--- flow/design.v ---
`timescale 1ns / 1ps
module day3_part2_top( clk, rst, rom_addr, rom_data, sum, done );
    input clk;
    input rst;
    output [13:0] rom_addr;
    input [7:0] rom_data;
    output [31:0] sum;
    output done;
    reg [13:0] addr;
    wire [7:0] rom_out;
    reg [63:0] sub_group1;
    reg [63:0] sub_group2;
    reg [63:0] sub_group3;
    reg [63:0] comparator;
    reg [7:0] value;
    reg [31:0] sum_triples;
    localparam READ_1 = 3'b000, READ_2 = 3'b001, READ_3 = 3'b010, COMPARE = 3'b011, GET_VAL = 3'b100, CHECK = 3'b101, DONE = 3'b110;
    reg [2:0] state;
    reg int_done;
    assign sum = sum_triples;
    assign done = int_done;
    assign rom_addr = addr;
    assign rom_out = rom_data;
    always @ (posedge clk)
    begin
    if (rst)
    begin
        addr <= 14'b0;
        sub_group1 <= 64'b0;
        sub_group2 <= 64'b0;
        sub_group3 <= 64'b0;
        comparator <= 64'b0;
        value <= 8'b0;
        sum_triples <= 32'b0;
        state <= READ_1;
        int_done <= 1'b0;
    end
    else
    case (state)
    READ_1:
    begin
        addr <= addr + 1;
        if (rom_out == 8'b0)
            state <= READ_2;
        else
            sub_group1[rom_out] <= 1'b1;
    end
    READ_2:
    begin
        addr <= addr + 1;
        if (rom_out == 8'b0)
            state <= READ_3;
        else
            sub_group2[rom_out] <= 1'b1;
    end
    READ_3:
    begin
        addr <= addr + 1;
        if (rom_out == 8'b0)
            state <= COMPARE;
        else
            sub_group3[rom_out] <= 1'b1;
    end
    COMPARE:
    begin
        comparator <= sub_group1 & sub_group2 & sub_group3;
        if ((sub_group1 & sub_group2 & sub_group3) != 64'b0)
        begin
            value <= 8'b0;
            state <= GET_VAL;
        end
        else
        begin
            state <= CHECK;
        end
    end
    GET_VAL:
    begin
        comparator <= comparator >> 1;
        value <= value + 1;
        if (comparator == 1'b1)
        begin
            state <= CHECK;
            sum_triples <= sum_triples + value;
        end
    end
    CHECK:
    begin
        if (rom_out == 8'b0)
            state <= DONE;
        else
        begin
            state <= READ_1;
            sub_group1 <= 64'b0;
            sub_group2 <= 64'b0;
            sub_group3 <= 64'b0;
            comparator <= 64'b0;
        end
    end
    DONE:
    begin
        int_done <= 1'b1;
    end
    endcase
    end
endmodule
--- flow/run.sh ---
#!/bin/bash
# the make line also repeats each setting of config.mk as NAME=value (left out here)
make -C /OpenROAD-flow-scripts/flow DESIGN_CONFIG=/design/flow/config.mk WORK_HOME=/design/flow/orfs CLKGATE_MAP_FILE= finish
--- flow/constraint.sdc ---
create_clock -name core_clock -period 2.23 [get_ports {clk}]
set_input_delay 0.4460 -clock core_clock [delete_from_list [all_inputs] [get_ports {clk}]]
set_output_delay 0.4460 -clock core_clock [all_outputs]
set_load 0.01 [all_outputs]
--- flow/config.mk ---
export PLATFORM = sky130hd
export DESIGN_NAME = day3_part2_top
export DESIGN_NICKNAME = day3_part2_top
export VERILOG_FILES = /design/flow/design.v
export SDC_FILE = /design/flow/constraint.sdc
export NUM_CORES = 4
export LEC_CHECK = 0
export ABC_AREA = 1
export CAP_MARGIN = 20
export CELL_PAD_IN_SITES_GLOBAL_PLACEMENT = 0
export CORE_MARGIN = 2
export CORE_UTILIZATION = 70
export CTS_CLUSTER_DIAMETER = 204
export CTS_CLUSTER_SIZE = 15
export GPL_ROUTABILITY_DRIVEN = 1
export GPL_TIMING_DRIVEN = 1
export MIN_ROUTING_LAYER = met1
export PLACE_DENSITY = 0.37
export SETUP_SLACK_MARGIN = 0.11
export SLEW_MARGIN = 40
export TNS_END_PERCENT = 65
==> results.cfg, run 1 <==
; flow metrics
[outcome]
status = complete, no violations

[power]
pg_clk_mw = 3.93
largestPowerGroup = registers
powerDensity_nw_per_um2 = 617
total_leakage_power_nw = 6.36
portion_of_total_power_attributed_to_the_clock_network_pct = 38.9
power.combinational.fraction_pct = 4.7
sequentialPowerShare_pct = 56.4
switchingPower_mw = 2.25
intPower_mw = 7.85
vdd_drop_max_v = 0.000738
powerSeq_mw = 5.69
powerComb_mw = 0.480
p_sw_share_pct = 22.3

[logic_synthesis]
post_synth_instance_area_um2 = 13900
synth-simple-area-share_pct = 24.8
number_of_enable_type_register_cells_in_the_synthesized_netlist = 0
ys_ff = 318
compound_share_synth_pct = 17.9
dominant_comb_cell = simple AND/OR/NAND/NOR gates
post_synth_fa_ha_maj_area_fraction_pct = 1.13
most_common_cell = dfxtp_1
ys_top_cells_by_count = dfxtp_1 (318), a21oi_1 (292), nor2_1 (277), nand2_1 (227), inv_1 (196)
synth_top_area_share_pct = 45.8
syn-instance-count = 1916
yosys-mux-area-fraction_pct = 0
yosysCellCount = 1916
xor_xnor_share_pct = 1.62
ys_top_cells_by_area = dfxtp_1 (46%), a21oi_1 (11%), nor2_1 (7.5%), nand3_1 (6.4%), nand2_1 (6.1%)
netlist.top_cell.by_area = dfxtp_1
synthDistinctLibCells = 37
yosys_warnings = 1
ys_chip_area_um2 = 13900
synth-seq-area-share_pct = 45.8
postSynthNetCount = 1938
syn_avg_cell_area_um2 = 7.26
async_reset_ff_share_pct = 0
dominantRegCellSynth = dfxtp_1

[floorplanning]
chipWidth_um = 145
io_pins = 57
core_util_floorplan_pct = 71.5
die-area_um2 = 21000
core_area_um2 = 19500
core.rowCount = 51
die_h_um = 145

[grt]
grt_remaining_overflow = 0
grt_start_max_net_pins = 76
via_count_of_the_first_global_routing_pass = 12404
grt_pass1_wl_um = 61200
grt_util_all_layers_pct = 35.1
number_of_antenna_violations_at_the_first_check_in_global_routing = 0

[placed_design]
final_wtd_congestion = 0.927
portBuffers = 56
dp_slack_ns = -0.485
detailed_place_hpwl_um = 26800

[drt]
route.detailed.vias_per_inst = 6.03
vias = 13692
antenna-diode-count = 0
ant_nets = 0
remaining_drc_errors = 0
wl_per_cell_um = 17.2
drt_pass1_iterations = 8
routed_wl_um = 39100
detail_route.iter0.violations = 1459

[worst_setup_path]
cp_cell_sequence = clkdlybuf4s50_1
crit_buf_inv = 1
reg2reg_from = value[0]
cp.depth = 1
startpoint_type_of_the_worst_setup_path = flop
timing.critical_path.slowest_stage_cell = clkdlybuf4s50_1
critical_path.endpoint_type = output pin
critical-path-top-delay-family = buffers and inverters
cp.required_ns = 1.78
critical_path_class = reg -> out
timing.critical_path.fanout_max = 7
cp-startpoint = sum_triples[19]
r2r_end = sum_triples[24]
cp_data_arrival_time_ns = 1.65
setup.worst_path.end = sum[19]
timing.reg2reg.setup_slack_ns = 0.19
timing.critical_path.slowest_cell_delay_ns = 0.62
r2r.worst_path.cells = 13

[clock_tree]
clock.latency.late_pin_ns = 0.54
max-clock-path-buffers = 3
cts_max_level = 1
ctsRootBufferMaster = clkbuf_16
cts_num_sinks = 318
cts.clk_slew.worst_paths_ns = 0.07
cts_tree = done
numCtsBuffers = 25
post_cts_hold_buffer_count = 0

[layout]
nFillCells = 1257
design.final.nets = 2028
layout-area-overhead-vs-synth_pct = 17.6

[hold_path]
timing.hold.worst.start = sub_group2[0]
hold_path_cells = 2
holdPathEnd = sub_group2[0]
hp-class = reg -> reg

[sta]
setup_violations = 0
unrepaired_setup_endpoints_after_global_routing = yes
timing.final.hold_violations = 0
worst-slew-pin-transition_ns = 0.642
final.hold.worst_slack_ns = 0.449
post-route-worst-setup-slack_ns = 0.134
slew_violations = 0
fin_worst_skew_ns = 0.0188
min_period_ns = 2.10
final.period_utilization_pct = 94.0
fmaxAchievable_ghz = 0.477
worst_relative_slew_slack_pct = 57.2

[run]
cap_viol_max_count = 0
total_number_of_warnings_across_the_stage_logs = 29
layer usage:
layer	up-vias	GRT usage [%]	wire (um)
li1	6592	-	-
met1	6327	46.4	15800
met2	658	58.0	18500
met3	115	6.42	3480
met4	0	12.1	1300
met5	-	0	0
through the flow:
stage                     instances  util (%)  instance area [um^2]  TNS (ns)  total power [mW]
after floorplan                1916         -                 13900         0              6.06
after global placement         2234      79.0                 15400    -70.24              6.26
after detailed placement       2234      79.0                 15400    -84.10              6.27
after CTS                      2260      82.4                 16000         0              10.1
after global routing           2270      84.1                 16400         0              10.3
final                          2270      84.1                 16400         0              10.1
area by class of cell:
class	instances	area [um^2]	area share, %
multi-input combinational	1293	6530	39.9
inverter	208	791	4.83
timing repair buffer	160	1700	10.4
clock buffer	25	626	3.82
clock inverter	1	16.3	0.0994
sequential	318	6370	38.9
tap	265	332	2.03
repair_timing:
item,4_1_cts,5_1_grt
pin swaps,0,13
resized,5,68
cloned,0,3
setup buffers,0,7
setup endpoints to repair,51,272
==> run 2: changes to the inputs <==
- CELL_PAD_IN_SITES_GLOBAL_PLACEMENT: 0 -> default
- CORE_UTILIZATION: 70 -> 57
- CTS_CLUSTER_DIAMETER: 204 -> default
- CTS_CLUSTER_SIZE: 15 -> 99
- GPL_ROUTABILITY_DRIVEN: 1 -> default
- GPL_TIMING_DRIVEN: 1 -> default
- MIN_ROUTING_LAYER: met1 -> default
- PLACE_DENSITY: 0.37 -> default
- SETUP_SLACK_MARGIN: 0.11 -> default
- SLEW_MARGIN: 40 -> 20
- TNS_END_PERCENT: 65 -> default
- clock period: 2.23 -> 1.73 ns (I/O delays scaled with it)
==> results.cfg, run 2 <==
; flow metrics
[logic_synthesis]
synthDistinctLibCells = 37
ys_top_cells_by_count = dfxtp_1 (318), a21oi_1 (292), nor2_1 (277), nand2_1 (227), inv_1 (196)
async_reset_ff_share_pct = 0
compound_share_synth_pct = 17.9
ys_top_cells_by_area = dfxtp_1 (46%), a21oi_1 (11%), nor2_1 (7.5%), nand3_1 (6.4%), nand2_1 (6.1%)
synth_top_area_share_pct = 45.8
number_of_enable_type_register_cells_in_the_synthesized_netlist = 0
xor_xnor_share_pct = 1.62
ys_ff = 318
dominant_comb_cell = simple AND/OR/NAND/NOR gates
post_synth_instance_area_um2 = 13900
synth-simple-area-share_pct = 24.8
dominantRegCellSynth = dfxtp_1
yosys_warnings = 1
yosysCellCount = 1916
netlist.top_cell.by_area = dfxtp_1
syn_avg_cell_area_um2 = 7.26
syn-instance-count = 1916
postSynthNetCount = 1938
yosys-mux-area-fraction_pct = 0
post_synth_fa_ha_maj_area_fraction_pct = 1.13
synth-seq-area-share_pct = 45.8
most_common_cell = dfxtp_1
ys_chip_area_um2 = 13900

[clock_tree]
cts_max_level = 2
ctsRootBufferMaster = clkbuf_16
clock.latency.late_pin_ns = 0.52
cts.clk_slew.worst_paths_ns = 0.06
post_cts_hold_buffer_count = 0
max-clock-path-buffers = 3
cts_num_sinks = 318
numCtsBuffers = 35
cts_tree = done

[power]
power.combinational.fraction_pct = 4.0
p_sw_share_pct = 21.6
powerComb_mw = 0.613
switchingPower_mw = 3.32
vdd_drop_max_v = 0.000941
total_leakage_power_nw = 7.16
intPower_mw = 12.0
portion_of_total_power_attributed_to_the_clock_network_pct = 48.2
sequentialPowerShare_pct = 47.8
largestPowerGroup = clock
pg_clk_mw = 7.39
powerDensity_nw_per_um2 = 860
powerSeq_mw = 7.35

[worst_setup_path]
timing.critical_path.fanout_max = 5
timing.reg2reg.setup_slack_ns = -0.15
critical_path.most_common_cell = nand2_1
crit_buf_inv = 3
critical_path.endpoint_type = flop
setup.worst_path.end = sum_triples[26]
cp.depth = 14
reg2reg_from = value[0]
r2r_end = sum_triples[26]
cp-startpoint = value[0]
cp.required_ns = 2.11
timing.critical_path.slowest_stage_cell = dfxtp_4
cp_cell_sequence = ha_4 -> inv_2 -> fa_2 -> inv_2 -> nand3_2 -> nand2_4 -> nand3_4 -> nand2_4 -> buf_4 -> nand3_1 -> nand2_1 -> nand2_1 -> nand2_1 -> a21oi_2
critical_path_class = reg -> reg
r2r.worst_path.cells = 14
critical-path-top-delay-family = simple AND/OR/NAND/NOR gates
startpoint_type_of_the_worst_setup_path = flop
cp_data_arrival_time_ns = 2.27
timing.critical_path.slowest_cell_delay_ns = 0.36

[placed_design]
final_wtd_congestion = 0.905
portBuffers = 56
place_area_um2 = 15900
detailed_place_hpwl_um = 27700

[grt]
via_count_of_the_first_global_routing_pass = 12436
number_of_antenna_violations_at_the_first_check_in_global_routing = 0
grt_pass1_wl_um = 63500
grt_start_max_net_pins = 58
grt_util_all_layers_pct = 30.4
grt_remaining_overflow = 0

[layout]
seq_area_um2 = 6400
nFillCells = 1925
design.final.nets = 2087
logic_area_um2 = 7190
final_cell_area_um2 = 17800
layout-area-overhead-vs-synth_pct = 28.3

[sta]
final.hold.worst_slack_ns = 0.428
post-route-worst-setup-slack_ns = -0.153
unrepaired_setup_endpoints_after_global_routing = yes
setup_violations = 14
fmaxAchievable_ghz = 0.531
timing.final.hold_violations = 0
slew_violations = 0
final.period_utilization_pct = 109
fin_worst_skew_ns = 0.0249
worst_relative_slew_slack_pct = 69.0
worst-slew-pin-transition_ns = 0.461
min_period_ns = 1.88

[floorplanning]
die-area_um2 = 25700
core_util_floorplan_pct = 57.6
core_area_um2 = 24200
io_pins = 57
core.rowCount = 57
chipWidth_um = 160
die_h_um = 160

[hold_path]
hp-class = reg -> reg
holdPathEnd = sub_group3[0]
timing.hold.worst.start = sub_group3[0]
hold_path_cells = 2

[drt]
route.detailed.vias_per_inst = 5.65
antenna-diode-count = 0
routed_wl_um = 40800
drt_pass1_iterations = 7
wl_per_cell_um = 16.9
ant_nets = 0
remaining_drc_errors = 0
detail_route.iter0.violations = 1212
vias = 13637

[run]
cap_viol_max_count = 0
total_number_of_warnings_across_the_stage_logs = 31

[outcome]
status = complete, but fails checks
failed_layout_checks = setup timing
-- run 2: area by class of cell --
| type | count | share of cell area [%] |
|---|---|---|
| Sequential cell | 318 | 35.9 |
| Inverter | 208 | 4.43 |
| Tap cell | 324 | 2.27 |
| Multi-Input combinational cell | 1294 | 40.3 |
| Timing Repair Buffer | 208 | 10.8 |
| Clock inverter | 6 | 0.610 |
| Clock buffer | 54 | 5.70 |
-- run 2: stage by stage --
step / setup WS (ns) / total power, mW / util, % / instances / TNS, ns
global placement: -0.780 / 8.07 / 65.7 / 2342 / -169.04
floorplan: -0.0606 / 7.82 / - / 1916 / -0.124
finish: -0.153 / 15.4 / 73.8 / 2412 / -1.34
global route: -0.241 / 15.8 / 73.8 / 2412 / -3.50
CTS: -0.155 / 15.4 / 71.3 / 2408 / -1.09
detailed placement: -0.837 / 8.08 / 65.7 / 2342 / -180.50
-- run 2: repair_timing --
item,CTS,global route
gates cloned,0,2
buffers inserted,7,3
pin swaps,20,46
setup endpoints to repair,326,274
resized,133,162
-- run 2: layer usage --
metal / routed length (um) / global-route usage, % / up-vias / share of wire, %
met2: 18500 / 48.5 / 463 / 45
met4: 1170 / 10.1 / 0 / 2.9
met5: 0 / 0 / - / 0
met1: 18400 / 42.4 / 6366 / 45
met3: 2760 / 4.65 / 78 / 6.8
li1: - / - / 6730 / -
==> run 3: changes to the inputs <==
- CORE_UTILIZATION: 57 -> 70
- CTS_CLUSTER_SIZE: 99 -> default
- clock period: 1.73 -> 2.91 ns (I/O delays scaled with it)
==> results.cfg, run 3 <==
; flow metrics
[drt]
antenna-diode-count = 0
ant_nets = 0
route.detailed.vias_per_inst = 6.01
vias = 13456
remaining_drc_errors = 0
drt_pass1_iterations = 5
wl_per_cell_um = 17.1
routed_wl_um = 38300
detail_route.iter0.violations = 1260

[power]
portion_of_total_power_attributed_to_the_clock_network_pct = 46.9
power.combinational.fraction_pct = 3.3
powerSeq_mw = 4.37
vdd_drop_max_v = 0.000578
p_sw_share_pct = 21.7
pg_clk_mw = 4.10
intPower_mw = 6.86
switchingPower_mw = 1.90
powerComb_mw = 0.289
total_power_mw = 8.76
powerDensity_nw_per_um2 = 551
total_leakage_power_nw = 6.13
sequentialPowerShare_pct = 49.8
largestPowerGroup = registers

[logic_synthesis]
syn-instance-count = 1916
synth_top_area_share_pct = 45.8
syn_avg_cell_area_um2 = 7.26
netlist.top_cell.by_area = dfxtp_1
async_reset_ff_share_pct = 0
dominantRegCellSynth = dfxtp_1
synth-seq-area-share_pct = 45.8
yosys-mux-area-fraction_pct = 0
xor_xnor_share_pct = 1.62
ys_top_cells_by_area = dfxtp_1 (46%), a21oi_1 (11%), nor2_1 (7.5%), nand3_1 (6.4%), nand2_1 (6.1%)
most_common_cell = dfxtp_1
postSynthNetCount = 1938
yosysCellCount = 1916
yosys_warnings = 1
post_synth_fa_ha_maj_area_fraction_pct = 1.13
compound_share_synth_pct = 17.9
ys_ff = 318
ys_chip_area_um2 = 13900
post_synth_instance_area_um2 = 13900
ys_top_cells_by_count = dfxtp_1 (318), a21oi_1 (292), nor2_1 (277), nand2_1 (227), inv_1 (196)
synth-simple-area-share_pct = 24.8
number_of_enable_type_register_cells_in_the_synthesized_netlist = 0
synthDistinctLibCells = 37
dominant_comb_cell = simple AND/OR/NAND/NOR gates

[clock_tree]
cts_post_setup_buffers_inserted = 0
clock.latency.late_pin_ns = 0.57
post_cts_hold_buffer_count = 0
cts.clk_slew.worst_paths_ns = 0.06
post_cts_resized = 0
max-clock-path-buffers = 3
cts_tree = done
cts_num_sinks = 318
cts_max_level = 1
numCtsBuffers = 31
ctsRootBufferMaster = clkbuf_16

[sta]
worst_relative_slew_slack_pct = 49.5
final.setup.tns_ns = 0
slew_violations = 0
fin_worst_skew_ns = 0.0105
worst-slew-pin-transition_ns = 0.756
min_period_ns = 2.60
unrepaired_setup_endpoints_after_global_routing = no
fmaxAchievable_ghz = 0.385
final.period_utilization_pct = 89.2
setup_violations = 0
timing.final.hold_violations = 0

[floorplanning]
die_h_um = 145
chipWidth_um = 145
die-area_um2 = 21000
io_pins = 57
core.rowCount = 51
core_util_floorplan_pct = 71.5
core_area_um2 = 19500

[worst_setup_path]
cp-startpoint = value[0]
crit_buf_inv = 2
timing.reg2reg.setup_slack_ns = 0.31
startpoint_type_of_the_worst_setup_path = flop
critical_path_class = reg -> reg
critical_path.most_common_cell = nand2_1
timing.critical_path.slowest_cell_delay_ns = 0.48
cp.depth = 13
r2r.worst_path.cells = 13
critical_path.endpoint_type = flop
setup.worst_path.end = sum_triples[12]
cp.required_ns = 3.36
critical-path-top-delay-family = simple AND/OR/NAND/NOR gates
r2r_end = sum_triples[12]
cp_data_arrival_time_ns = 3.05
timing.critical_path.fanout_max = 7
cp_cell_sequence = ha_1 -> inv_1 -> fa_1 -> inv_1 -> nand3_1 -> nand2_1 -> nand3_1 -> nand2_1 -> nand2_1 -> nor2_1 -> nand3_1 -> nand2_1 -> nor2_1
timing.critical_path.slowest_stage_cell = dfxtp_1
reg2reg_from = value[0]

[hold_path]
hp-class = reg -> reg
timing.hold.worst.start = sub_group3[0]
holdPathEnd = sub_group3[0]
hold_path_cells = 2

[layout]
final-instance-count-excl-fill = 2240
design.final.nets = 1973
final_core_utilization_pct = 81.7
layout-area-overhead-vs-synth_pct = 14.3
nFillCells = 1345

[grt]
grt_remaining_overflow = 0
grt_pass1_wl_um = 60800
grt_start_max_net_pins = 77
number_of_antenna_violations_at_the_first_check_in_global_routing = 0
via_count_of_the_first_global_routing_pass = 12264
grt_util_all_layers_pct = 35.0

[outcome]
status = complete, no violations

[run]
total_number_of_warnings_across_the_stage_logs = 28
cap_viol_max_count = 0

[placed_design]
final_wtd_congestion = 0.928
detailed_place_hpwl_um = 26100
place_inst = 2183
portBuffers = 56
run 3: final cells by class:
class / count / area (um^2) / share of cell area [%]
flip-flops and latches: 318 / 6370 / 40.0
repair buffers: 99 / 1030 / 6.50
multi-input cells: 1293 / 6350 / 39.9
clock inverters: 14 / 176 / 1.11
inverters: 208 / 781 / 4.91
clock buffers: 43 / 861 / 5.41
well taps: 265 / 332 / 2.09
run 3: metrics by stage:
stage	area [um^2]	worst slack, ns	hold WS, ns
2_1_floorplan	13900	0.815	0.409
3_3_place_gp	14900	0.198	0.417
3_5_place_dp	14900	0.112	0.419
4_1_cts	15900	0.372	0.428
5_1_grt	15900	0.0555	0.441
6_report	15900	0.314	0.426
run 3: routing by layer:
layer  GRT usage [%]  vias to the layer above  part of all wire, %
met5            1.19                        -                    0
li1                -                     6476                    -
met1            47.3                     6246                   42
met4            13.2                        0                  3.7
met3            4.62                      111                  7.9
met2            57.2                      623                   47
==> run 4: changes to the inputs <==
- CORE_UTILIZATION: 70 -> 71
- CTS_CLUSTER_DIAMETER: default -> 205
- CTS_CLUSTER_SIZE: default -> 15
- clock period: 2.91 -> 1.83 ns (I/O delays scaled with it)
==> results.cfg, run 4 <==
; flow metrics
[clock_tree]
max-clock-path-buffers = 3
cts_tree = done
numCtsBuffers = 25
post_cts_hold_buffer_count = 0
cts.clk_slew.worst_paths_ns = 0.08
cts_num_sinks = 318
clock.latency.late_pin_ns = 0.55
cts_max_level = 1
ctsRootBufferMaster = clkbuf_16

[logic_synthesis]
ys_top_cells_by_area = dfxtp_1 (46%), a21oi_1 (11%), nor2_1 (7.5%), nand3_1 (6.4%), nand2_1 (6.1%)
synth-simple-area-share_pct = 24.8
yosys-mux-area-fraction_pct = 0
post_synth_instance_area_um2 = 13900
yosys_warnings = 1
netlist.top_cell.by_area = dfxtp_1
dominantRegCellSynth = dfxtp_1
synth-seq-area-share_pct = 45.8
async_reset_ff_share_pct = 0
ys_ff = 318
synth_top_area_share_pct = 45.8
compound_share_synth_pct = 17.9
dominant_comb_cell = simple AND/OR/NAND/NOR gates
syn-instance-count = 1916
synthDistinctLibCells = 37
ys_top_cells_by_count = dfxtp_1 (318), a21oi_1 (292), nor2_1 (277), nand2_1 (227), inv_1 (196)
post_synth_fa_ha_maj_area_fraction_pct = 1.13
number_of_enable_type_register_cells_in_the_synthesized_netlist = 0
syn_avg_cell_area_um2 = 7.26
most_common_cell = dfxtp_1
xor_xnor_share_pct = 1.62
postSynthNetCount = 1938
ys_chip_area_um2 = 13900
yosysCellCount = 1916

[power]
intPower_mw = 9.58
powerComb_mw = 0.570
portion_of_total_power_attributed_to_the_clock_network_pct = 39.5
total_power_mw = 12.4
vdd_drop_max_v = 0.000858
pg_clk_mw = 4.90
power.combinational.fraction_pct = 4.6
powerDensity_nw_per_um2 = 733
p_sw_share_pct = 22.9
sequentialPowerShare_pct = 55.9
largestPowerGroup = registers
powerSeq_mw = 6.94
total_leakage_power_nw = 6.99
switchingPower_mw = 2.84

[worst_setup_path]
cp-startpoint = value[0]
setup.worst_path.end = sum_triples[12]
r2r.worst_path.cells = 13
r2r_end = sum_triples[12]
startpoint_type_of_the_worst_setup_path = flop
critical_path.endpoint_type = flop
timing.critical_path.slowest_stage_cell = dfxtp_2
cp.depth = 13
cp_data_arrival_time_ns = 2.32
reg2reg_from = value[0]
cp.required_ns = 2.26
critical_path_class = reg -> reg
timing.reg2reg.setup_slack_ns = -0.06
timing.critical_path.fanout_max = 5
timing.critical_path.slowest_cell_delay_ns = 0.36
cp_cell_sequence = ha_4 -> inv_4 -> fa_2 -> inv_2 -> nand3_2 -> nand2_4 -> nand3_4 -> nand2_8 -> nand2_4 -> nor2_4 -> nand3_2 -> nand2_1 -> nor2_1
critical-path-top-delay-family = simple AND/OR/NAND/NOR gates
crit_buf_inv = 2

[hold_path]
hold_path_cells = 2
timing.hold.worst.start = sub_group3[0]
hp-class = reg -> reg
holdPathEnd = sub_group3[0]

[drt]
detail_route.iter0.violations = 1682
antenna-diode-count = 0
routed_wl_um = 43200
wl_per_cell_um = 18.7
vias = 14465
remaining_drc_errors = 0
route.detailed.vias_per_inst = 6.26
ant_nets = 0
drt_pass1_iterations = 6

[layout]
final_cell_area_um2 = 16900
design.final.nets = 2068
layout-area-overhead-vs-synth_pct = 21.7

[sta]
timing.final.hold_violations = 0
worst-slew-pin-transition_ns = 0.380
post-route-worst-setup-slack_ns = -0.0579
setup_violations = 13
fin_worst_skew_ns = 0.0176
fmaxAchievable_ghz = 0.530
min_period_ns = 1.89
unrepaired_setup_endpoints_after_global_routing = yes
worst_relative_slew_slack_pct = 74.6
slew_violations = 0
final.period_utilization_pct = 103

[grt]
grt_util_all_layers_pct = 38.3
grt_start_max_net_pins = 67
number_of_antenna_violations_at_the_first_check_in_global_routing = 0
via_count_of_the_first_global_routing_pass = 12715
grt_pass1_wl_um = 63600
grt_remaining_overflow = 0

[outcome]
status = complete, but fails checks
failed_layout_checks = setup timing

[placed_design]
portBuffers = 56
detailed_place_hpwl_um = 28300
place_area_um2 = 15600
final_wtd_congestion = 0.925

[floorplanning]
chipWidth_um = 144
core_util_floorplan_pct = 72.0
die_h_um = 144
core_area_um2 = 19300
io_pins = 57
die-area_um2 = 20700
core.rowCount = 51

[run]
total_number_of_warnings_across_the_stage_logs = 30
cap_viol_max_count = 0
[run 4: per-layer routing]
metal,global-route usage [%],wire [um],vias to the layer above
met2,62.9,20500,919
met4,13.4,1750,0
met1,51.5,16400,6716
met3,6.23,4480,168
met5,0,0,-
li1,-,-,6662
[run 4: per-stage QoR]
stage	setup TNS, ns	setup WS, ns	utilization (%)	hold WS [ns]	instances
2_1_floorplan	0	0.00616	-	0.409	1916
3_3_place_gp	-141.58	-0.618	80.9	0.416	2273
3_5_place_dp	-165.71	-0.784	80.9	0.419	2273
4_1_cts	-0.170	-0.0676	85.0	0.435	2304
5_1_grt	-7.58	-0.140	87.6	0.469	2311
6_report	-0.304	-0.0579	87.6	0.437	2311
[run 4: repair_timing]
item                                    4_1_cts  5_1_grt
endpoints found under the setup margin      308      263
buffers inserted                              5        4
pin swaps                                    15       25
hold endpoints to repair                      0        0
cloned                                        0        3
gates resized                                95      110
[run 4: final cells by class]
cell class	instances	area, um^2
Fill cell	1095	2400
Timing Repair Buffer	199	1900
Sequential cell	318	6390
Clock buffer	25	626
Inverter	208	796
Tap cell	265	332
Clock inverter	2	36.3
Multi-Input combinational cell	1294	6850
==> run 5: changes to the inputs <==
- ABC_AREA: 1 -> default
- CORE_UTILIZATION: 71 -> 40
- CTS_CLUSTER_DIAMETER: 205 -> default
- CTS_CLUSTER_SIZE: 15 -> default
- clock period: 1.83 -> 2.87 ns (I/O delays scaled with it)
==> results.cfg, run 5 <==
; flow metrics
[power]
total_leakage_power_nw = 5.35
powerComb_mw = 0.311
intPower_mw = 7.21
sequentialPowerShare_pct = 47.9
largestPowerGroup = clock
switchingPower_mw = 2.04
powerDensity_nw_per_um2 = 593
power.combinational.fraction_pct = 3.4
total_power_mw = 9.25
powerSeq_mw = 4.43
pg_clk_mw = 4.51
portion_of_total_power_attributed_to_the_clock_network_pct = 48.8
vdd_drop_max_v = 0.000475
p_sw_share_pct = 22.0

[sta]
timing.final.hold_violations = 0
final.hold.worst_slack_ns = 0.349
setup_violations = 0
unrepaired_setup_endpoints_after_global_routing = no
final.period_utilization_pct = 92.2
post-route-worst-setup-slack_ns = 0.225
fin_worst_skew_ns = 0.0293
fmaxAchievable_ghz = 0.378
min_period_ns = 2.65
final.setup.tns_ns = 0
worst_relative_slew_slack_pct = 48.2
worst-slew-pin-transition_ns = 0.777
slew_violations = 0

[floorplanning]
core_area_um2 = 31600
chipWidth_um = 183
core.rowCount = 65
die-area_um2 = 33500
die_h_um = 183
core_util_floorplan_pct = 40.6
io_pins = 57

[grt]
grt_pass1_wl_um = 55700
grt_start_max_net_pins = 121
via_count_of_the_first_global_routing_pass = 10266
grt_util_all_layers_pct = 20.6
grt_remaining_overflow = 0
number_of_antenna_violations_at_the_first_check_in_global_routing = 0

[worst_setup_path]
critical_path.endpoint_type = flop
critical_path.most_common_cell = o21ai_1
critical-path-top-delay-family = AND-OR/OR-AND gates
timing.critical_path.fanout_max = 4
timing.reg2reg.setup_slack_ns = 0.22
r2r_end = sum_triples[28]
timing.critical_path.slowest_cell_delay_ns = 0.44
cp_data_arrival_time_ns = 3.09
reg2reg_from = value[0]
startpoint_type_of_the_worst_setup_path = flop
cp-startpoint = value[0]
cp.required_ns = 3.32
setup.worst_path.end = sum_triples[28]
cp.depth = 11
r2r.worst_path.cells = 11
cp_cell_sequence = ha_2 -> inv_1 -> fa_2 -> nor2b_1 -> o21ai_1 -> a21boi_1 -> o21ai_1 -> buf_4 -> a2111oi_4 -> or3b_1 -> a21oi_1
timing.critical_path.slowest_stage_cell = a2111oi_4
critical_path_class = reg -> reg
crit_buf_inv = 2

[hold_path]
hp-class = in -> reg
hold_path_cells = 2
timing.hold.worst.start = rst
holdPathEnd = state[4]

[placed_design]
detailed_place_hpwl_um = 24300
place_area_um2 = 14400
final_wtd_congestion = 0.832
portBuffers = 56
dp_slack_ns = -0.285
place_inst = 1947

[layout]
design.final.nets = 1604
layout-area-overhead-vs-synth_pct = 21.7
final_cell_area_um2 = 15600
final-instance-count-excl-fill = 2010
seq_area_um2 = 6370
final_core_utilization_pct = 49.5
logic_area_um2 = 6070
nFillCells = 2960

[logic_synthesis]
synth-seq-area-share_pct = 49.7
synth-simple-area-share_pct = 25.5
async_reset_ff_share_pct = 0
ys_top_cells_by_count = dfxtp_1 (318), nor2_1 (242), nand2_1 (146), a21oi_1 (133), nand3_1 (83)
yosys-mux-area-fraction_pct = 0.312
compound_share_synth_pct = 17.9
netlist.top_cell.by_area = dfxtp_1
ys_ff = 318
syn_avg_cell_area_um2 = 8.58
dominant_comb_cell = simple AND/OR/NAND/NOR gates
ys_chip_area_um2 = 12800
yosysCellCount = 1494
post_synth_instance_area_um2 = 12800
ys_top_cells_by_area = dfxtp_1 (50%), nor2_1 (7.1%), a21oi_1 (5.2%), a311oi_1 (4.3%), nand2_1 (4.3%)
xor_xnor_share_pct = 2.05
number_of_enable_type_register_cells_in_the_synthesized_netlist = 0
most_common_cell = dfxtp_1
yosys_warnings = 1
post_synth_fa_ha_maj_area_fraction_pct = 1.23
syn-instance-count = 1494
postSynthNetCount = 1516
dominantRegCellSynth = dfxtp_1
synth_top_area_share_pct = 49.7
synthDistinctLibCells = 56

[drt]
ant_nets = 0
drt_pass1_iterations = 5
remaining_drc_errors = 0
routed_wl_um = 34800
antenna-diode-count = 0
wl_per_cell_um = 17.3
vias = 11075
detail_route.iter0.violations = 748
route.detailed.vias_per_inst = 5.51

[clock_tree]
max-clock-path-buffers = 3
cts_post_setup_buffers_inserted = 0
clock.latency.late_pin_ns = 0.53
cts_tree = done
cts_num_sinks = 318
numCtsBuffers = 35
cts.clk_slew.worst_paths_ns = 0.06
cts_max_level = 2
post_cts_hold_buffer_count = 0
ctsRootBufferMaster = clkbuf_16
post_cts_resized = 0

[run]
total_number_of_warnings_across_the_stage_logs = 28
cap_viol_max_count = 0

[outcome]
status = complete, no violations
-- run 5: layout make-up --
class | instances | area share, %
Clock buffer | 54 | 6.84
Clock inverter | 9 | 0.730
Inverter | 16 | 0.385
Multi-Input combinational cell | 1066 | 38.9
Sequential cell | 318 | 40.8
Tap cell | 402 | 3.22
Timing Repair Buffer | 145 | 9.14
-- run 5: metal layers --
metal,track usage [%],routed length [um],share of wire [%],vias to the layer above
met2,33.3,16100,46,231
li1,-,-,-,5486
met3,2.58,1530,4.4,50
met5,0,0,0,-
met4,5.15,666,1.9,0
met1,29.2,16500,47,5308
==> run 6: changes to the inputs <==
- ABC_AREA: default -> 0
- CORE_UTILIZATION: 40 -> 68
- CTS_CLUSTER_DIAMETER: default -> 203
- CTS_CLUSTER_SIZE: default -> 34
- SETUP_SLACK_MARGIN: default -> 0.5
- clock period: 2.87 -> 1.87 ns (I/O delays scaled with it)
==> results.cfg, run 6 <==
; yosys + openroad results
[logic_synthesis]
dominantRegCellSynth = dfxtp_1
most_common_cell = dfxtp_1
netlist.top_cell.by_area = dfxtp_1
ys_top_cells_by_count = dfxtp_1 (318), nor2_1 (242), nand2_1 (146), a21oi_1 (133), nand3_1 (83)
yosys_warnings = 1
yosys-mux-area-fraction_pct = 0.312
post_synth_instance_area_um2 = 12800
xor_xnor_share_pct = 2.05
post_synth_fa_ha_maj_area_fraction_pct = 1.23
syn-instance-count = 1494
ys_top_cells_by_area = dfxtp_1 (50%), nor2_1 (7.1%), a21oi_1 (5.2%), a311oi_1 (4.3%), nand2_1 (4.3%)
ys_chip_area_um2 = 12800
synth-simple-area-share_pct = 25.5
async_reset_ff_share_pct = 0
number_of_enable_type_register_cells_in_the_synthesized_netlist = 0
ys_ff = 318
compound_share_synth_pct = 17.9
synth_top_area_share_pct = 49.7
yosysCellCount = 1494
synthDistinctLibCells = 56
syn_avg_cell_area_um2 = 8.58
dominant_comb_cell = simple AND/OR/NAND/NOR gates
synth-seq-area-share_pct = 49.7
postSynthNetCount = 1516

[placed_design]
place_inst = 1929
detailed_place_hpwl_um = 25200
dp_slack_ns = -0.947
place_area_um2 = 15800
portBuffers = 56
final_wtd_congestion = 0.909

[floorplanning]
core_area_um2 = 18600
die-area_um2 = 20000
io_pins = 57
chipWidth_um = 141
core.rowCount = 50
core_util_floorplan_pct = 69.0
die_h_um = 141

[outcome]
status = did not finish
haltStage = 4_1_cts
error_line = [ERROR DPL-0033] detailed placement checks failed during check placement.
==> run 7: changes to the inputs <==
- ABC_AREA: 0 -> 1
- CTS_CLUSTER_SIZE: 34 -> default
- SETUP_SLACK_MARGIN: 0.5 -> default
==> results.cfg, run 7 <==
; flow metrics
[logic_synthesis]
yosys-mux-area-fraction_pct = 0
netlist.top_cell.by_area = dfxtp_1
most_common_cell = dfxtp_1
syn_avg_cell_area_um2 = 7.26
post_synth_fa_ha_maj_area_fraction_pct = 1.13
syn-instance-count = 1916
dominant_comb_cell = simple AND/OR/NAND/NOR gates
xor_xnor_share_pct = 1.62
synth-seq-area-share_pct = 45.8
yosysCellCount = 1916
synth_top_area_share_pct = 45.8
synth-simple-area-share_pct = 24.8
synthDistinctLibCells = 37
ys_top_cells_by_area = dfxtp_1 (46%), a21oi_1 (11%), nor2_1 (7.5%), nand3_1 (6.4%), nand2_1 (6.1%)
async_reset_ff_share_pct = 0
post_synth_instance_area_um2 = 13900
ys_chip_area_um2 = 13900
number_of_enable_type_register_cells_in_the_synthesized_netlist = 0
dominantRegCellSynth = dfxtp_1
yosys_warnings = 1
ys_top_cells_by_count = dfxtp_1 (318), a21oi_1 (292), nor2_1 (277), nand2_1 (227), inv_1 (196)
ys_ff = 318
postSynthNetCount = 1938
compound_share_synth_pct = 17.9

[layout]
layout-area-overhead-vs-synth_pct = 24.3
nFillCells = 1212
design.final.nets = 2059
logic_area_um2 = 6830
final-instance-count-excl-fill = 2332
seq_area_um2 = 6400

[worst_setup_path]
reg2reg_from = value[0]
timing.critical_path.slowest_stage_cell = dfxtp_4
cp_cell_sequence = ha_4 -> inv_4 -> fa_2 -> inv_2 -> nand3_2 -> nand2_4 -> nand3_4 -> nand2_4 -> nand2_4 -> nor2_4 -> nand3_2 -> nand2_1 -> nor2_1
critical_path.most_common_cell = nand2_4
timing.reg2reg.setup_slack_ns = -0.03
cp.depth = 13
r2r.worst_path.cells = 13
r2r_end = sum_triples[18]
critical_path.endpoint_type = flop
timing.critical_path.slowest_cell_delay_ns = 0.37
critical_path_class = reg -> reg
timing.critical_path.fanout_max = 5
startpoint_type_of_the_worst_setup_path = flop
setup.worst_path.end = sum_triples[18]
critical-path-top-delay-family = simple AND/OR/NAND/NOR gates
cp.required_ns = 2.33
crit_buf_inv = 2
cp-startpoint = value[0]
cp_data_arrival_time_ns = 2.36

[power]
p_sw_share_pct = 21.9
largestPowerGroup = registers
powerSeq_mw = 6.79
pg_clk_mw = 6.72
total_leakage_power_nw = 7.14
powerComb_mw = 0.573
power.combinational.fraction_pct = 4.1
portion_of_total_power_attributed_to_the_clock_network_pct = 47.7
vdd_drop_max_v = 0.000941
powerDensity_nw_per_um2 = 814
total_power_mw = 14.1
switchingPower_mw = 3.08
intPower_mw = 11.0
sequentialPowerShare_pct = 48.2

[outcome]
status = complete, but fails checks
failed_layout_checks = setup timing

[run]
cap_viol_max_count = 0
total_number_of_warnings_across_the_stage_logs = 30

[floorplanning]
die_h_um = 147
chipWidth_um = 147
core_util_floorplan_pct = 69.0
core_area_um2 = 20200
io_pins = 57
core.rowCount = 52
die-area_um2 = 21600

[drt]
antenna-diode-count = 0
remaining_drc_errors = 0
routed_wl_um = 43200
drt_pass1_iterations = 8
vias = 14300
route.detailed.vias_per_inst = 6.13
wl_per_cell_um = 18.5
ant_nets = 0
detail_route.iter0.violations = 1547

[sta]
slew_violations = 0
min_period_ns = 1.90
final.hold.worst_slack_ns = 0.447
unrepaired_setup_endpoints_after_global_routing = yes
timing.final.hold_violations = 0
fin_worst_skew_ns = 0.00874
worst-slew-pin-transition_ns = 0.528
fmaxAchievable_ghz = 0.525
worst_relative_slew_slack_pct = 64.8
post-route-worst-setup-slack_ns = -0.0343
final.period_utilization_pct = 102
setup_violations = 6

[grt]
via_count_of_the_first_global_routing_pass = 13345
number_of_antenna_violations_at_the_first_check_in_global_routing = 0
grt_util_all_layers_pct = 37.0
grt_start_max_net_pins = 79
grt_pass1_wl_um = 65600
grt_remaining_overflow = 0

[hold_path]
timing.hold.worst.start = sub_group2[0]
hp-class = reg -> reg
hold_path_cells = 2
holdPathEnd = sub_group2[0]

[clock_tree]
ctsRootBufferMaster = clkbuf_16
cts_max_level = 1
cts.clk_slew.worst_paths_ns = 0.06
cts_num_sinks = 318
cts_tree = done
numCtsBuffers = 31
post_cts_hold_buffer_count = 0
clock.latency.late_pin_ns = 0.57
max-clock-path-buffers = 3

[placed_design]
dp_slack_ns = -0.737
portBuffers = 56
final_wtd_congestion = 0.962
detailed_place_hpwl_um = 27500
place_inst = 2261
==> run 7: timing repair <==
item | in CTS | in global routing
resized | 86 | 118
endpoints found under the setup margin | 264 | 249
gates cloned | 3 | 0
setup buffers | 5 | 5
pin swaps | 14 | 20
hold endpoints to repair | 0 | 0
==> run 7: final cells by class <==
cell class,instances,area share [%]
Inverter,208,4.59
Sequential cell,318,37.0
Tap cell,270,1.95
Clock buffer,44,5.17
Timing Repair Buffer,184,10.6
Clock inverter,14,1.22
Multi-Input combinational cell,1294,39.5
==> run 7: stage by stage <==
step	TNS (ns)	utilization, %	cell area [um^2]
floorplan	0	-	13900
global placement	-140.13	77.0	15500
detailed placement	-157.42	77.0	15500
CTS	-0.0234	83.4	16800
global route	-3.59	85.8	17300
finish	-0.123	85.8	17300
==> run 7: metal layers <==
metal,global-route usage (%),vias to the layer above,share of wire (%)
li1,-,6663,-
met1,45.6,6608,38
met2,62.4,849,48
met3,8.63,180,9.8
met4,15.6,0,4.8
met5,0,-,0
==> run 8: changes to the inputs <==
- ABC_AREA: 1 -> 0
- CAP_MARGIN: 20 -> 0
- CELL_PAD_IN_SITES_GLOBAL_PLACEMENT: default -> 3
- CORE_ASPECT_RATIO: default -> 0.74
- CORE_MARGIN: 2 -> 5
- CORE_UTILIZATION: 68 -> 46
- CTS_CLUSTER_DIAMETER: 203 -> default
- CTS_CLUSTER_SIZE: default -> 24
- GPL_TIMING_DRIVEN: default -> 1
- MIN_ROUTING_LAYER: default -> met1
- SLEW_MARGIN: 20 -> 0
- TNS_END_PERCENT: default -> 10
- clock period: 1.87 -> 4.0 ns (I/O delays scaled with it)
==> results.cfg, run 8 <==
; yosys + openroad results
[outcome]
status = did not finish
haltStage = 3_1_place_gp_skip_io
error_line = [ERROR GPL-0301] Utilization 101.185 % exceeds 100%.

[logic_synthesis]
most_common_cell = dfxtp_1
number_of_enable_type_register_cells_in_the_synthesized_netlist = 0
synth_top_area_share_pct = 49.7
yosys_warnings = 1
ys_top_cells_by_count = dfxtp_1 (318), nor2_1 (242), nand2_1 (146), a21oi_1 (133), nand3_1 (83)
yosysCellCount = 1494
yosys-mux-area-fraction_pct = 0.312
async_reset_ff_share_pct = 0
compound_share_synth_pct = 17.9
post_synth_fa_ha_maj_area_fraction_pct = 1.23
ys_chip_area_um2 = 12800
netlist.top_cell.by_area = dfxtp_1
syn_avg_cell_area_um2 = 8.58
synth-seq-area-share_pct = 49.7
postSynthNetCount = 1516
dominant_comb_cell = simple AND/OR/NAND/NOR gates
ys_ff = 318
dominantRegCellSynth = dfxtp_1
xor_xnor_share_pct = 2.05
synthDistinctLibCells = 56
syn-instance-count = 1494
post_synth_instance_area_um2 = 12800
ys_top_cells_by_area = dfxtp_1 (50%), nor2_1 (7.1%), a21oi_1 (5.2%), a311oi_1 (4.3%), nand2_1 (4.3%)
synth-simple-area-share_pct = 25.5

[floorplanning]
chipWidth_um = 204
core_util_floorplan_pct = 46.8
die-area_um2 = 31300
core_area_um2 = 27400
core.rowCount = 52
die_h_um = 154
==> run 9: changes to the inputs <==
- ABC_AREA: 0 -> default
- CAP_MARGIN: 0 -> 20
- CELL_PAD_IN_SITES_GLOBAL_PLACEMENT: 3 -> 1
- CORE_ASPECT_RATIO: 0.74 -> default
- CORE_MARGIN: 5 -> 3
- CORE_UTILIZATION: 46 -> 57
- CTS_CLUSTER_DIAMETER: default -> 204
- CTS_CLUSTER_SIZE: 24 -> 13
- GPL_ROUTABILITY_DRIVEN: default -> 1
- PLACE_DENSITY_LB_ADDON: default -> 0.29
- SETUP_SLACK_MARGIN: default -> 0.11
- SLEW_MARGIN: 0 -> 40
- TNS_END_PERCENT: 10 -> 65
- clock period: 4.0 -> 2.28 ns (I/O delays scaled with it)
==> results.cfg, run 9 <==
; flow metrics
[floorplanning]
die-area_um2 = 24300
core.rowCount = 54
io_pins = 57
core_area_um2 = 22000
core_util_floorplan_pct = 58.4
die_h_um = 156
chipWidth_um = 156

[layout]
final_core_utilization_pct = 75.2
final-instance-count-excl-fill = 1954
design.final.nets = 1695
layout-area-overhead-vs-synth_pct = 28.9

[worst_setup_path]
cp.required_ns = 2.73
timing.critical_path.slowest_stage_cell = or3b_1
timing.critical_path.slowest_cell_delay_ns = 0.39
critical-path-top-delay-family = AND-OR/OR-AND gates
cp.depth = 11
reg2reg_from = value[0]
timing.critical_path.fanout_max = 5
critical_path.most_common_cell = o21ai_2
cp_data_arrival_time_ns = 3.03
setup.worst_path.end = sum_triples[28]
critical_path.endpoint_type = flop
r2r.worst_path.cells = 11
cp_cell_sequence = ha_4 -> inv_2 -> fa_2 -> nor2b_2 -> o21ai_2 -> a21boi_2 -> o21ai_2 -> a2111oi_4 -> buf_4 -> or3b_1 -> a21oi_1
startpoint_type_of_the_worst_setup_path = flop
timing.reg2reg.setup_slack_ns = -0.30
r2r_end = sum_triples[28]
crit_buf_inv = 2
cp-startpoint = value[0]
critical_path_class = reg -> reg

[run]
cap_viol_max_count = 0
total_number_of_warnings_across_the_stage_logs = 31

[power]
p_sw_share_pct = 21.9
pg_clk_mw = 4.18
power.combinational.fraction_pct = 4.3
powerSeq_mw = 5.57
total_power_mw = 10.2
portion_of_total_power_attributed_to_the_clock_network_pct = 41.0
intPower_mw = 7.96
powerComb_mw = 0.440
sequentialPowerShare_pct = 54.7
largestPowerGroup = registers
powerDensity_nw_per_um2 = 617
switchingPower_mw = 2.24
vdd_drop_max_v = 0.000552
total_leakage_power_nw = 5.95

[logic_synthesis]
yosys-mux-area-fraction_pct = 0.312
most_common_cell = dfxtp_1
number_of_enable_type_register_cells_in_the_synthesized_netlist = 0
post_synth_fa_ha_maj_area_fraction_pct = 1.23
ys_chip_area_um2 = 12800
yosysCellCount = 1494
ys_top_cells_by_count = dfxtp_1 (318), nor2_1 (242), nand2_1 (146), a21oi_1 (133), nand3_1 (83)
syn_avg_cell_area_um2 = 8.58
dominant_comb_cell = simple AND/OR/NAND/NOR gates
yosys_warnings = 1
synthDistinctLibCells = 56
synth-simple-area-share_pct = 25.5
synth_top_area_share_pct = 49.7
post_synth_instance_area_um2 = 12800
dominantRegCellSynth = dfxtp_1
netlist.top_cell.by_area = dfxtp_1
syn-instance-count = 1494
ys_ff = 318
synth-seq-area-share_pct = 49.7
compound_share_synth_pct = 17.9
postSynthNetCount = 1516
ys_top_cells_by_area = dfxtp_1 (50%), nor2_1 (7.1%), a21oi_1 (5.2%), a311oi_1 (4.3%), nand2_1 (4.3%)
async_reset_ff_share_pct = 0
xor_xnor_share_pct = 2.05

[grt]
grt_remaining_overflow = 0
grt_pass1_wl_um = 56400
grt_util_all_layers_pct = 28.3
grt_start_max_net_pins = 127
via_count_of_the_first_global_routing_pass = 10715
number_of_antenna_violations_at_the_first_check_in_global_routing = 0

[sta]
timing.final.hold_violations = 0
worst_relative_slew_slack_pct = 54.8
final.period_utilization_pct = 113
worst-slew-pin-transition_ns = 0.677
unrepaired_setup_endpoints_after_global_routing = yes
final.setup.tns_ns = -1.51
post-route-worst-setup-slack_ns = -0.304
fin_worst_skew_ns = 0.0165
slew_violations = 0
setup_violations = 16
fmaxAchievable_ghz = 0.387
min_period_ns = 2.58

[clock_tree]
cts_num_sinks = 318
cts_max_level = 1
cts_tree = done
max-clock-path-buffers = 3
clock.latency.late_pin_ns = 0.55
ctsRootBufferMaster = clkbuf_16
numCtsBuffers = 28
cts.clk_slew.worst_paths_ns = 0.07

[hold_path]
timing.hold.worst.start = sub_group2[63]
hold_path_cells = 2
hp-class = reg -> reg
holdPathEnd = sub_group2[63]

[outcome]
status = complete, but fails checks
failed_layout_checks = setup timing

[drt]
vias = 11682
ant_nets = 0
remaining_drc_errors = 0
wl_per_cell_um = 18.3
antenna-diode-count = 0
routed_wl_um = 35800
detail_route.iter0.violations = 1081
route.detailed.vias_per_inst = 5.98
drt_pass1_iterations = 6

[placed_design]
dp_slack_ns = -0.598
detailed_place_hpwl_um = 23500
final_wtd_congestion = 0.869
portBuffers = 56
place_inst = 1897
[run 9: cell type report]
type | instances | area [um^2]
clock buffers | 30 | 729
clock inverters | 1 | 8.76
well taps | 280 | 350
repair buffers | 243 | 2250
fillers | 1589 | 5440
inverters | 16 | 62.6
flip-flops and latches | 318 | 6380
multi-input cells | 1066 | 6740
[run 9: per-layer routing]
layer / track usage (%) / share of wire (%) / vias to the layer above
met3: 2.86 / 5.0 / 56
li1: - / - / 5671
met5: 0 / 0 / -
met2: 47.2 / 49 / 356
met1: 39.1 / 44 / 5599
met4: 8.07 / 2.2 / 0
[run 9: metrics by stage]
stage | hold WS, ns | instance area [um^2]
detailed placement | 0.442 | 14900
global route | 0.476 | 16500
finish | 0.455 | 16500
global placement | 0.433 | 14900
CTS | 0.456 | 16100
floorplan | 0.424 | 13100
[run 9: timing repair]
item	CTS	global route
setup buffers	11	13
pin swaps	40	35
hold buffers	0	0
gates resized	63	60
cloned	1	2
hold endpoints to repair	0	0
endpoints found under the setup margin	179	279
==> run 10: changes to the inputs <==
- CELL_PAD_IN_SITES_GLOBAL_PLACEMENT: 1 -> default
- CORE_MARGIN: 3 -> 2
- CORE_UTILIZATION: 57 -> 68
- CTS_CLUSTER_DIAMETER: 204 -> default
- CTS_CLUSTER_SIZE: 13 -> default
- GPL_ROUTABILITY_DRIVEN: 1 -> default
- GPL_TIMING_DRIVEN: 1 -> default
- MIN_ROUTING_LAYER: met1 -> default
- PLACE_DENSITY_LB_ADDON: 0.29 -> default
- SETUP_SLACK_MARGIN: 0.11 -> default
- SLEW_MARGIN: 40 -> 20
- TNS_END_PERCENT: 65 -> default
- clock period: 2.28 -> 2.7 ns (I/O delays scaled with it)
==> results.cfg, run 10 <==
; flow metrics
[worst_setup_path]
timing.critical_path.slowest_stage_cell = nor4_4
r2r_end = sum_triples[24]
startpoint_type_of_the_worst_setup_path = flop
crit_buf_inv = 1
cp.required_ns = 3.13
timing.critical_path.fanout_max = 6
cp.depth = 8
critical-path-top-delay-family = simple AND/OR/NAND/NOR gates
setup.worst_path.end = sum_triples[24]
cp_data_arrival_time_ns = 2.99
critical_path.endpoint_type = flop
critical_path_class = reg -> reg
reg2reg_from = comparator[58]
timing.reg2reg.setup_slack_ns = 0.14
timing.critical_path.slowest_cell_delay_ns = 0.42
cp_cell_sequence = nor4_1 -> nand4_1 -> nor4_4 -> nand3_4 -> a2111oi_4 -> buf_4 -> or3b_1 -> a21oi_1
cp-startpoint = comparator[58]
r2r.worst_path.cells = 8

[layout]
final-instance-count-excl-fill = 1847
layout-area-overhead-vs-synth_pct = 20.3
design.final.nets = 1617

[logic_synthesis]
compound_share_synth_pct = 17.9
post_synth_fa_ha_maj_area_fraction_pct = 1.23
yosysCellCount = 1494
ys_top_cells_by_area = dfxtp_1 (50%), nor2_1 (7.1%), a21oi_1 (5.2%), a311oi_1 (4.3%), nand2_1 (4.3%)
xor_xnor_share_pct = 2.05
synth-simple-area-share_pct = 25.5
netlist.top_cell.by_area = dfxtp_1
ys_ff = 318
async_reset_ff_share_pct = 0
syn_avg_cell_area_um2 = 8.58
dominantRegCellSynth = dfxtp_1
yosys-mux-area-fraction_pct = 0.312
yosys_warnings = 1
post_synth_instance_area_um2 = 12800
postSynthNetCount = 1516
syn-instance-count = 1494
dominant_comb_cell = simple AND/OR/NAND/NOR gates
number_of_enable_type_register_cells_in_the_synthesized_netlist = 0
ys_chip_area_um2 = 12800
synth_top_area_share_pct = 49.7
synth-seq-area-share_pct = 49.7
ys_top_cells_by_count = dfxtp_1 (318), nor2_1 (242), nand2_1 (146), a21oi_1 (133), nand3_1 (83)
synthDistinctLibCells = 56
most_common_cell = dfxtp_1

[power]
p_sw_share_pct = 21.2
total_power_mw = 9.64
powerDensity_nw_per_um2 = 625
sequentialPowerShare_pct = 48.8
total_leakage_power_nw = 5.36
pg_clk_mw = 4.61
portion_of_total_power_attributed_to_the_clock_network_pct = 47.8
intPower_mw = 7.60
powerSeq_mw = 4.71
largestPowerGroup = registers
powerComb_mw = 0.319
vdd_drop_max_v = 0.000567
power.combinational.fraction_pct = 3.3
switchingPower_mw = 2.04

[clock_tree]
numCtsBuffers = 34
cts_tree = done
cts.clk_slew.worst_paths_ns = 0.06
max-clock-path-buffers = 3
post_cts_hold_buffer_count = 0
ctsRootBufferMaster = clkbuf_16
cts_num_sinks = 318
clock.latency.late_pin_ns = 0.51
cts_max_level = 2

[floorplanning]
chipWidth_um = 141
core_area_um2 = 18600
die-area_um2 = 20000
die_h_um = 141
io_pins = 57
core_util_floorplan_pct = 69.0
core.rowCount = 50

[grt]
globalRouteMet3Util_pct = 6.31
grt_util_all_layers_pct = 34.9
grt_remaining_overflow = 0
grt_start_max_net_pins = 127
via_count_of_the_first_global_routing_pass = 10856
grt_pass1_wl_um = 56400
top_usage_layer = met2
use_met1_pct = 48.8
grt_use_met2_pct = 55.4
number_of_antenna_violations_at_the_first_check_in_global_routing = 0

[sta]
unrepaired_setup_endpoints_after_global_routing = yes
final.period_utilization_pct = 94.9
setup_violations = 0
min_period_ns = 2.56
worst_relative_slew_slack_pct = 50.6
fin_worst_skew_ns = 0.0121
fmaxAchievable_ghz = 0.390
slew_violations = 0
worst-slew-pin-transition_ns = 0.740
timing.final.hold_violations = 0

[drt]
routed_wl_um = 35000
detail_route.iter0.violations = 1169
ant_nets = 0
vias = 11694
remaining_drc_errors = 0
wl_per_cell_um = 19.0
drt_pass1_iterations = 6
antenna-diode-count = 0
route.detailed.vias_per_inst = 6.33

[hold_path]
hp-class = reg -> reg
holdPathEnd = sub_group1[50]
hold_path_cells = 2
timing.hold.worst.start = sub_group1[50]

[run]
cap_viol_max_count = 0
total_number_of_warnings_across_the_stage_logs = 31

[placed_design]
detailed_place_hpwl_um = 23700
final_wtd_congestion = 0.917
portBuffers = 56
place_inst = 1792

[outcome]
status = complete, no violations
## run 10: through the flow
stage	area (um^2)	hold slack [ns]	util, %	setup TNS [ns]	setup WS [ns]
after floorplan	12800	0.425	-	0	0.0908
after global placement	14300	0.432	76.9	-50.51	-0.303
after detailed placement	14300	0.444	76.9	-57.60	-0.330
after CTS	15400	0.458	82.8	0	0.0384
after global routing	15400	0.484	83.0	-0.0243	-0.0243
final	15400	0.452	83.0	0	0.137
## run 10: final cells by class
| class | count | area, um^2 |
|---|---|---|
| Clock buffer | 43 | 956 |
| Clock inverter | 11 | 145 |
| Fill cell | 1166 | 3160 |
| Inverter | 16 | 60.1 |
| Multi-Input combinational cell | 1066 | 6090 |
| Sequential cell | 318 | 6370 |
| Tap cell | 234 | 293 |
| Timing Repair Buffer | 159 | 1510 |
## run 10: timing repair
action                                  4_1_cts  5_1_grt
setup buffers                                 0        1
pin swaps                                     0        2
gates resized                                 3        7
endpoints found under the setup margin       10       36
## run 10: per-layer routing
| layer | vias to the layer above | routed length, um | part of all wire [%] |
|---|---|---|---|
| met5 | - | 0 | 0 |
| met4 | 0 | 911 | 2.6 |
| met3 | 84 | 3100 | 8.8 |
| met2 | 583 | 16200 | 46 |
| met1 | 5502 | 14800 | 42 |
| li1 | 5525 | - | - |
==> run 11: changes to the inputs <==
- ABC_AREA: default -> 1
- CELL_PAD_IN_SITES_DETAIL_PLACEMENT: default -> 1
- CELL_PAD_IN_SITES_GLOBAL_PLACEMENT: default -> 3
- CORE_ASPECT_RATIO: default -> 1.99
- CORE_MARGIN: 2 -> 3
- CORE_UTILIZATION: 68 -> 40
- CTS_CLUSTER_SIZE: default -> 96
- GPL_ROUTABILITY_DRIVEN: default -> 1
- GPL_TIMING_DRIVEN: default -> 0
- HOLD_SLACK_MARGIN: default -> 0.26
- MIN_ROUTING_LAYER: default -> met1
- SETUP_SLACK_MARGIN: default -> 0.74
- clock period: 2.7 -> 4.0 ns (I/O delays scaled with it)
==> results.cfg, run 11 <==
; yosys + openroad results
[floorplanning]
core_util_floorplan_pct = 40.9
die_h_um = 269
core.rowCount = 95
chipWidth_um = 138
io_pins = 57
core_area_um2 = 34000
die-area_um2 = 37200

[outcome]
haltStage = 3_3_place_gp
status = did not finish
error_line = [ERROR GPL-0301] Utilization 100.355 % exceeds 100%.

[logic_synthesis]
ys_chip_area_um2 = 13900
dominant_comb_cell = simple AND/OR/NAND/NOR gates
ys_ff = 318
number_of_enable_type_register_cells_in_the_synthesized_netlist = 0
most_common_cell = dfxtp_1
yosys-mux-area-fraction_pct = 0
async_reset_ff_share_pct = 0
ys_top_cells_by_area = dfxtp_1 (46%), a21oi_1 (11%), nor2_1 (7.5%), nand3_1 (6.4%), nand2_1 (6.1%)
postSynthNetCount = 1938
synth_top_area_share_pct = 45.8
synth-seq-area-share_pct = 45.8
syn_avg_cell_area_um2 = 7.26
ys_top_cells_by_count = dfxtp_1 (318), a21oi_1 (292), nor2_1 (277), nand2_1 (227), inv_1 (196)
yosys_warnings = 1
xor_xnor_share_pct = 1.62
netlist.top_cell.by_area = dfxtp_1
compound_share_synth_pct = 17.9
post_synth_instance_area_um2 = 13900
yosysCellCount = 1916
syn-instance-count = 1916
synth-simple-area-share_pct = 24.8
synthDistinctLibCells = 37
dominantRegCellSynth = dfxtp_1
post_synth_fa_ha_maj_area_fraction_pct = 1.13
==> run 12: changes to the inputs <==
- CAP_MARGIN: 20 -> 35
- CELL_PAD_IN_SITES_DETAIL_PLACEMENT: 1 -> default
- CELL_PAD_IN_SITES_GLOBAL_PLACEMENT: 3 -> default
- CORE_ASPECT_RATIO: 1.99 -> 0.74
- CORE_MARGIN: 3 -> 9
- CTS_CLUSTER_SIZE: 96 -> default
- GPL_ROUTABILITY_DRIVEN: 1 -> default
- GPL_TIMING_DRIVEN: 0 -> default
- HOLD_SLACK_MARGIN: 0.26 -> default
- MIN_ROUTING_LAYER: met1 -> met2
- SETUP_SLACK_MARGIN: 0.74 -> default
==> results.cfg, run 12 <==
; flow metrics
[logic_synthesis]
xor_xnor_share_pct = 1.62
dominant_comb_cell = simple AND/OR/NAND/NOR gates
syn_avg_cell_area_um2 = 7.26
ys_top_cells_by_count = dfxtp_1 (318), a21oi_1 (292), nor2_1 (277), nand2_1 (227), inv_1 (196)
yosysCellCount = 1916
compound_share_synth_pct = 17.9
synth-seq-area-share_pct = 45.8
most_common_cell = dfxtp_1
post_synth_instance_area_um2 = 13900
yosys-mux-area-fraction_pct = 0
postSynthNetCount = 1938
synth_top_area_share_pct = 45.8
ys_chip_area_um2 = 13900
netlist.top_cell.by_area = dfxtp_1
dominantRegCellSynth = dfxtp_1
synth-simple-area-share_pct = 24.8
ys_top_cells_by_area = dfxtp_1 (46%), a21oi_1 (11%), nor2_1 (7.5%), nand3_1 (6.4%), nand2_1 (6.1%)
ys_ff = 318
post_synth_fa_ha_maj_area_fraction_pct = 1.13
yosys_warnings = 1
number_of_enable_type_register_cells_in_the_synthesized_netlist = 0
async_reset_ff_share_pct = 0
synthDistinctLibCells = 37
syn-instance-count = 1916

[hold_path]
timing.hold.worst.start = sub_group3[0]
hp-class = reg -> reg
hold_path_cells = 2
holdPathEnd = sub_group3[0]

[clock_tree]
post_cts_hold_buffer_count = 0
max-clock-path-buffers = 3
cts_max_level = 2
ctsRootBufferMaster = clkbuf_16
cts_post_setup_buffers_inserted = 0
clock.latency.late_pin_ns = 0.56
cts_tree = done
cts_num_sinks = 318
cts.clk_slew.worst_paths_ns = 0.06
numCtsBuffers = 34
post_cts_resized = 0

[outcome]
status = complete, but fails checks
failed_layout_checks = DRC

[floorplanning]
core_util_floorplan_pct = 40.8
die_h_um = 178
core_area_um2 = 34100
chipWidth_um = 235
io_pins = 57
die-area_um2 = 41900
core.rowCount = 58

[grt]
grt_util_all_layers_pct = 31.0
via_count_of_the_first_global_routing_pass = 18625
number_of_antenna_violations_at_the_first_check_in_global_routing = 0
grt_remaining_overflow = 0
grt_pass1_wl_um = 67800
grt_start_max_net_pins = 100

[layout]
design.final.nets = 1951
final_cell_area_um2 = 16000
layout-area-overhead-vs-synth_pct = 15.2

[sta]
worst_relative_slew_slack_pct = 40.9
setup_violations = 0
unrepaired_setup_endpoints_after_global_routing = no
min_period_ns = 3.01
fmaxAchievable_ghz = 0.332
slew_violations = 0
post-route-worst-setup-slack_ns = 0.987
final.period_utilization_pct = 75.3
timing.final.hold_violations = 0
final.setup.tns_ns = 0
final.hold.worst_slack_ns = 0.432
fin_worst_skew_ns = 0.0302
worst-slew-pin-transition_ns = 0.886

[worst_setup_path]
crit_buf_inv = 6
reg2reg_from = value[0]
cp_cell_sequence = clkdlybuf4s50_1 -> inv_2 -> ha_1 -> inv_1 -> nor2_2 -> nand3_2 -> nor2_4 -> inv_2 -> nor2_1 -> a21oi_2 -> inv_2 -> buf_12 -> o21ai_0 -> a21oi_1
cp.required_ns = 4.46
timing.critical_path.fanout_max = 65
timing.critical_path.slowest_stage_cell = clkdlybuf4s50_1
startpoint_type_of_the_worst_setup_path = input port
r2r_end = sum_triples[12]
cp-startpoint = rom_data[0]
timing.reg2reg.setup_slack_ns = 1.31
critical_path.endpoint_type = flop
timing.critical_path.slowest_cell_delay_ns = 0.47
critical_path_class = in -> reg
cp.depth = 14
critical-path-top-delay-family = buffers and inverters
critical_path.most_common_cell = inv_2
cp_data_arrival_time_ns = 3.47
r2r.worst_path.cells = 13
setup.worst_path.end = comparator[24]

[power]
intPower_mw = 5.27
vdd_drop_max_v = 0.000305
switchingPower_mw = 1.57
power.combinational.fraction_pct = 3.0
pg_clk_mw = 3.46
portion_of_total_power_attributed_to_the_clock_network_pct = 50.6
total_power_mw = 6.84
sequentialPowerShare_pct = 46.5
powerSeq_mw = 3.18
total_leakage_power_nw = 6.06
largestPowerGroup = clock
powerComb_mw = 0.204
powerDensity_nw_per_um2 = 426
p_sw_share_pct = 22.9

[drt]
remaining_drc_errors = 2
wl_per_cell_um = 18.2
route.detailed.vias_per_inst = 7.56
ant_nets = 0
routed_wl_um = 43800
vias = 18171
detail_route.iter0.violations = 4000
drt_pass1_iterations = 54

[placed_design]
portBuffers = 56
detailed_place_hpwl_um = 28400
dp_slack_ns = 0.533
place_area_um2 = 14800
final_wtd_congestion = 0.954

[run]
total_number_of_warnings_across_the_stage_logs = 26
cap_viol_max_count = 0
run 12: final cells by class:
type	instances	area, um^2
antenna	1	2.50
timing repair buffer	74	791
tap	450	563
sequential	318	6370
clock inverter	17	244
clock buffer	43	936
fill	3414	18100
inverter	208	781
multi-input combinational	1293	6350
run 12: through the flow:
stage,std cells,util (%)
global route,2403,47.0
detailed placement,2342,43.5
global placement,2341,43.4
CTS,2402,46.9
finish,2404,47.0
floorplan,1916,-
run 12: layer usage:
metal	track usage, %	vias to the layer above	part of all wire, %
li1	-	6391	-
met1	-	6395	0
met2	33.2	4853	46
met3	44.6	524	45
met4	7.15	8	8.4
met5	11.3	-	0.45
No activity file was given, so power comes from the tool's default toggle rates.
